== oak ==
// cpu
module cpu(clk, rst, imem_addr, imem_data, dmem_addr, dmem_wdata, dmem_we, dmem_re, dmem_rdata);
For scale: about 11,000 cells after synthesis, ~1,000 flip-flops, roughly 67,000 µm² of cells after synthesis.
==> flow/config.mk <==
export PLATFORM = sky130hd
export DESIGN_NAME = cpu
export DESIGN_NICKNAME = cpu
export VERILOG_FILES = /design/flow/design.v
export SDC_FILE = /design/flow/constraint.sdc
export NUM_CORES = 4
export LEC_CHECK = 0
export ABC_AREA = 1
export CAP_MARGIN = 30
export CELL_PAD_IN_SITES_GLOBAL_PLACEMENT = 3
export CORE_ASPECT_RATIO = 0.63
export CORE_MARGIN = 8
export CORE_UTILIZATION = 45
export CTS_CLUSTER_DIAMETER = 315
export CTS_CLUSTER_SIZE = 19
export GPL_ROUTABILITY_DRIVEN = 0
export GPL_TIMING_DRIVEN = 0
export MAX_ROUTING_LAYER = met4
export SLEW_MARGIN = 30
export TNS_END_PERCENT = 90
==> flow/constraint.sdc <==
create_clock -name core_clock -period 11.9 [get_ports {clk}]
set_input_delay 2.3800 -clock core_clock [delete_from_list [all_inputs] [get_ports {clk}]]
set_output_delay 2.3800 -clock core_clock [all_outputs]
set_load 0.01 [all_outputs]
run.sh (not shown) runs the stock make flow with config.mk's settings and CLKGATE_MAP_FILE=.
For oak, the flow was terminated by a tool error in global placement without I/O (3_1_place_gp_skip_io) and produced no final design.
The following lists how pine was set up differently from oak:
Settings: swapping 30 for 20 in CAP_MARGIN; clearing CELL_PAD_IN_SITES_GLOBAL_PLACEMENT, which used to be 3; clearing CTS_CLUSTER_DIAMETER, which used to be 315; swapping 19 for 53 in CTS_CLUSTER_SIZE; clearing GPL_TIMING_DRIVEN, which used to be 0; clearing ABC_AREA, which used to be 1; swapping 30 for 20 in SLEW_MARGIN; swapping 8 for 2 in CORE_MARGIN; clearing TNS_END_PERCENT, which used to be 90; clearing CORE_ASPECT_RATIO, which used to be 0.63; swapping 45 for 72 in CORE_UTILIZATION; putting PLACE_DENSITY at 0.95 where nothing was set; clearing GPL_ROUTABILITY_DRIVEN, which used to be 0; swapping 11.9 for 9.69 in the clock period (ns, I/O delays scaled along).
==> comparison <==
FAIL pine @ global routing (5_1_grt): tool exited with error. Core utilization at floorplan, oak and pine: higher on pine. oak → pine: width of the die fell 42%; floorplan die height went down by about 10%; synthesized-area fraction occupied by and/or/nand/nor cells dropped 13 points; xor and xnor fraction of the mapped netlist area moved up. The run showing the smaller cell count in the Yosys report is pine. Between oak and pine, chip area is higher for oak, pine comes in under that.
The following lists how birch was set up differently from pine:
Settings: CORE_UTILIZATION now 66, was 72; PLACE_DENSITY now 0.6, was 0.95; CTS_CLUSTER_SIZE no longer set, was 53.
Notes after the runs:
In summary, birch completed successfully, with a layout that passed the timing, design-rule and antenna checks.
pine -> birch: vertical die size increased by a few percent
Min overall die width across pine and birch: pine
birch vs pine — total clock buffers created by CTS climbed by a few percent
Diff pine -> birch: placeable core region now sits higher; sequential area share after synthesis was more or less identical.
In the flow results for pine and birch, the die size is smaller on pine.
Edits applied to the flow inputs when going from birch to maple:
Settings: MAX_ROUTING_LAYER: met4 -> unset; CORE_UTILIZATION: 66 -> 40; the clock period (ns, I/O delays scaled along): 9.69 -> 10.9.
Notes after the runs:
[compare] base=birch new=maple: total design power now smaller; sequential share of layout area went down; number of violations of the max-capacitance limit closely matched the old numbers. maple ended with more number of stages on the worst setup path than birch. Comparing maple and birch, routed wire length on met3 is higher on birch. maple finished all stages; the layout is clean.
diff inputs: maple => cedar
Settings: SETUP_SLACK_MARGIN now -0.44, previously not set; PLACE_DENSITY now 0.65, was 0.6; CORE_UTILIZATION now 72, was 40; the clock period (ns, I/O delays scaled along) now 6.48, was 10.9.
==> results <==
- Re post-synthesis share of cell area spent on xor and xnor gates: no difference whatsoever between cedar and maple.
- Of maple and cedar, the run reporting the lower die area was cedar.
- cedar did not finish; a tool error ended it in global routing (5_1_grt).
- From maple to cedar, sequential cell area fraction in the yosys report did not move at all.
- [compare] base=maple new=cedar: quantity of gates resized following cts moved up, number of flip-flops and latches in the synthesized netlist level, global placement routability congestion has increased, post-place instance area moved up, placement-stage worst setup slack decreased by 2.26 ns relative to the old numbers.
Power figures rest on the tool's default switching activity, not on a simulated workload.
